main:
// radar
 module radar(  input clk, input rst, input echo, input [1:0] boton_cambiar_grados, output done, output trigger,
 output [15:0] distance, output PWM, input ultra);
 servo   servo( .clk (clk), .rst(rst), .PWM(PWM), .boton_cambiar_grados(boton_cambiar_grados));
 ultrasonido1 ultrasonido2( .ultra(ultra), .clk(clk), .rst(rst),  .echo(echo), .done(done), .trigger(trigger),.distance(distance));
 endmodule
For scale: about 3700 cells after synthesis, about 0.022 sq mm of cells after synthesis.
export LEC_CHECK = 0
export ABC_AREA = 1
export CAP_MARGIN = 15
export CELL_PAD_IN_SITES_DETAIL_PLACEMENT = 0
export CELL_PAD_IN_SITES_GLOBAL_PLACEMENT = 3
export CORE_ASPECT_RATIO = 1.69
export CORE_MARGIN = 2
export CORE_UTILIZATION = 40
export CTS_CLUSTER_DIAMETER = 129
export CTS_CLUSTER_SIZE = 55
export GPL_TIMING_DRIVEN = 0
export HOLD_SLACK_MARGIN = 0.09
export MAX_ROUTING_LAYER = met5
export MIN_ROUTING_LAYER = met2
export PLACE_DENSITY = 0.63
export SETUP_SLACK_MARGIN = 5.0
export SLEW_MARGIN = 10
export TNS_END_PERCENT = 15
create_clock -name core_clock -period 41.3 [get_ports {clk}]
run.sh (not shown) runs the stock make flow with config.mk's settings and CLKGATE_MAP_FILE=.
main did not finish; the tool stopped in 3_1_place_gp_skip_io with error GPL-0301.
The inputs of the feature branch differ from those of main as listed below.
- removing SETUP_SLACK_MARGIN (formerly 5.0)
- removing ABC_AREA (formerly 1)
- removing GPL_TIMING_DRIVEN (formerly 0)
- changing SLEW_MARGIN from 10 to 40
- removing PLACE_DENSITY (formerly 0.63)
- removing CELL_PAD_IN_SITES_GLOBAL_PLACEMENT (formerly 3)
- changing MAX_ROUTING_LAYER from met5 to met4
- removing TNS_END_PERCENT (formerly 15)
- removing HOLD_SLACK_MARGIN (formerly 0.09)
- changing CTS_CLUSTER_DIAMETER from 129 to 157
- changing CELL_PAD_IN_SITES_DETAIL_PLACEMENT from 0 to 2
- changing CAP_MARGIN from 15 to 20
- removing CORE_ASPECT_RATIO (formerly 1.69)
- changing the clock period (ns, I/O delays scaled along) from 41.3 to 18.8
==> comparison <==
- Looking at simple-gate portion of the synthesized area, the feature branch sits 27 points lower than main does.
- In the summary table, the feature branch is marked failed, with error GRT-0116 raised in 5_1_grt.
- No final results exist for main, since it was stopped by error GPL-0301 during 3_1_place_gp_skip_io.
- Comparing the feature branch and main, mux share of post-synthesis cell area is higher on the feature branch.
- | synthesized instance count | lower: the feature branch |
- Diff main -> the feature branch | core area | down by a little under 10%
- The feature branch vs. main: die size saw a decrease; Yosys chip area saw a decrease; vertical die size saw a decrease.

---

Starting RTL as in the previous note.
Settings: LEC_CHECK=0, ABC_AREA=1, CAP_MARGIN=20, CORE_MARGIN=2, CORE_UTILIZATION=71, CTS_CLUSTER_DIAMETER=239, HOLD_SLACK_MARGIN=0.29, PLACE_DENSITY_LB_ADDON=0.26, SETUP_SLACK_MARGIN=-0.5, SLEW_MARGIN=20; clock period 14.6 ns.
The baseline did not get past global routing (DPL-0038).
Edit:
- CORE_UTILIZATION: 71 -> 72
- CTS_CLUSTER_DIAMETER: 239 -> default
- CTS_CLUSTER_SIZE: default -> 15
- HOLD_SLACK_MARGIN: 0.29 -> default
- PLACE_DENSITY_LB_ADDON: 0.26 -> 0.06
- SETUP_SLACK_MARGIN: -0.5 -> default
- clock period: 14.6 -> 12.0 ns (I/O delays scaled with it)
Now the flow failed in detailed placement (DPL-0033).
Synthesized area is unchanged.
Synthesized cell count does not change.
Die size fell by 1.4%.

---

run A:
The RTL this note starts from:
==> flow/design.v <==
`timescale 10ns/1ns
module servo( input clk, input rst, output reg PWM, input [1:0]boton_cambiar_grados );
integer contador;
integer frecuencia;
integer auxContador;
reg C;
always@(posedge clk) begin
if (rst) begin
	PWM<=0;
	contador<=0;
end else begin
PWM<=~boton_cambiar_grados;
	auxContador=auxContador+1;
	if(boton_cambiar_grados==1)
		begin
				contador<= contador +1;                      
				if (contador< 75_000) 
				begin
					PWM <= 1;
				end
				else
				if (contador < 1_900_000)  
				begin
				PWM <= 0;
				end
	end			
	else if(boton_cambiar_grados==2)
		begin
				contador<= contador +1;                      
				if (contador<150_000)  
				begin
					PWM <= 1;
				end
				else
				if (contador < 1_850_000)  
				begin
				PWM <= 0;
				end
	end	
	else if(boton_cambiar_grados==3)
		begin
				contador<= contador +1;                      
				if (contador<240_000)	 
				begin
					PWM <= 1;
				end
				else
				if (contador < 1_800_000)  
				begin
				PWM <= 0;
				end
	end
	if(contador >=2_100_000)  
	begin
		contador <= 0;
	end			
end
end
 endmodule 
module ultrasonido1(input ultra, input clk, input rst, input echo, output reg done, output reg trigger, output reg [15:0] distance);
	parameter divH = 1000; 
	parameter divL = 2000;
	integer countF;
	integer countEcho;
	always @(posedge clk) begin 
		if (rst | ultra) 
		begin 
			countF <= 0;
			trigger <= 0;
		end 
		else 
		begin
			countF <= countF +1;  
			if (countF < divH+1)
				trigger <= 1;
			else
			if (countF < divL+1)
				trigger <= 0;
			else 
				countF <= 0;
		end
	end
	always @(posedge clk) begin
		if (rst) begin
			countEcho <= 0;
			done <= 0;
			distance <= 0;
		end
		else if (echo == 1) begin
			countEcho <= countEcho +1;
			done <= 0;
		end
		else
		begin
			if (echo == 0 & countEcho != 0)	
				distance <= (~countEcho*340)/2000000;
				countEcho <=0;
				done <= 1; 	
		end
	end
endmodule
`timescale 10ns/1ns
 module radar(  input clk, input rst, input echo, input [1:0] boton_cambiar_grados, output done, output trigger,
 output [15:0] distance, output PWM, input ultra);
 servo   servo( .clk (clk), .rst(rst), .PWM(PWM), .boton_cambiar_grados(boton_cambiar_grados));
 ultrasonido1 ultrasonido2( .ultra(ultra), .clk(clk), .rst(rst),  .echo(echo), .done(done), .trigger(trigger),.distance(distance));
 endmodule
export LEC_CHECK = 0
export ABC_AREA = 1
export CAP_MARGIN = 20
export CELL_PAD_IN_SITES_GLOBAL_PLACEMENT = 0
export CORE_ASPECT_RATIO = 1.78
export CORE_MARGIN = 2
export CORE_UTILIZATION = 72
export CTS_CLUSTER_DIAMETER = 393
export CTS_CLUSTER_SIZE = 100
export GPL_ROUTABILITY_DRIVEN = 0
export PLACE_DENSITY_LB_ADDON = 0.01
export SETUP_SLACK_MARGIN = 5.0
export SLEW_MARGIN = 20
export TNS_END_PERCENT = 80
create_clock -name core_clock -period 20.2 [get_ports {clk}]
The flow ended early for run A: it failed with a tool error in 5_1_grt.
For run B, these inputs were changed with respect to run A:
Settings: CORE_UTILIZATION: 72 -> 69; CORE_ASPECT_RATIO: 1.78 -> unset; GPL_ROUTABILITY_DRIVEN: 0 -> unset; SETUP_SLACK_MARGIN: 5.0 -> unset; CTS_CLUSTER_DIAMETER: 393 -> unset; CTS_CLUSTER_SIZE: 100 -> unset; CELL_PAD_IN_SITES_GLOBAL_PLACEMENT: 0 -> unset; PLACE_DENSITY_LB_ADDON: 0.01 -> unset; TNS_END_PERCENT: 80 -> unset; the clock period (ns, I/O delays scaled along): 20.2 -> 12.0.
Notes after the runs:
Run B: it failed during 4_1_cts, and the tool reported DPL-0038.
Run B vs run A — post-DP HPWL climbed by more than a quarter
Summary — core outline area, run B relative to run A: higher, by 0.0013 mm².
For placed cell area, dividing the value from run B by the value from run A gives 1.3.
Post-placement cell count on run B is up relative to run A.
Compared with run A, run B shows standard-cell row count that has gone down by more than 10%.
Compared with run A, run B shows vertical extent of the die lower by 23%.
Against run A, minimum setup slack after placement in run B came out worse.
Run B -> run A: register share after synthesis delta 0, exact match
Run B vs run A — die boundary width climbed by more than a quarter
As far as area of the synthesized netlist per yosys stat goes, run A and run B are indistinguishable; the numbers are identical.
Delta(total die size, run B - run A) > 0
The following lists how run C was set up differently from run B:
Settings: HOLD_SLACK_MARGIN: unset -> 0.29; CTS_CLUSTER_SIZE: unset -> 15; CORE_UTILIZATION: 69 -> 72; SETUP_SLACK_MARGIN: unset -> 3.41; PLACE_DENSITY_LB_ADDON: unset -> 0.06.
### Flow results
Run C vs. run B: horizontal die dimension shows a reduction of about 2%, routability-driven placement congestion ratio stayed essentially flat. Not one of run B and run C finished clean. FAIL run C @ 3_5_place_dp: tool exited with error. Run B: it failed during 4_1_cts, and the tool reported DPL-0038. Compared with run B, in run C synthesized area level, vertical extent of the die moved down, count of instantiated cells in the yosys netlist level. Run B → run C: starting utilization of the core area saw an increase, die size lost 4.1%. Reported for run C and run B, yosys synthesis chip area turned out identical to the last digit.
Here is what was changed in the inputs of run D compared with run C.
Settings: clearing SETUP_SLACK_MARGIN, which used to be 3.41; swapping 72 for 65 in CORE_UTILIZATION; clearing CTS_CLUSTER_SIZE, which used to be 15; clearing ABC_AREA, which used to be 1; clearing HOLD_SLACK_MARGIN, which used to be 0.29; clearing PLACE_DENSITY_LB_ADDON, which used to be 0.06; swapping 12.0 for 17.0 in the clock period (ns, I/O delays scaled along).
[summary]
- Of run D and run C, the higher synthesized cell count belongs to run C.
- The log for run D ends in 5_1_grt with error GRT-0116, so the run never completed.
- | number of nets at floorplan | lower: run D |
- Looking at die size, run D sits about 1.1% above run C.
Changes in run E relative to run D:
Settings: PLACE_DENSITY_LB_ADDON newly set to 0.2; TNS_END_PERCENT newly set to 5; ABC_AREA newly set to 1; CORE_UTILIZATION changed from 65 to 72; the clock period (ns, I/O delays scaled along) changed from 17.0 to 19.2.
[summary]
Run E went all the way through the flow, and no timing, DRC or antenna check failed.
Run E against run D: area after synthesis went up 9.6%, total clock sinks roughly the same, chip area line of the yosys report picked up an extra 9.6%.
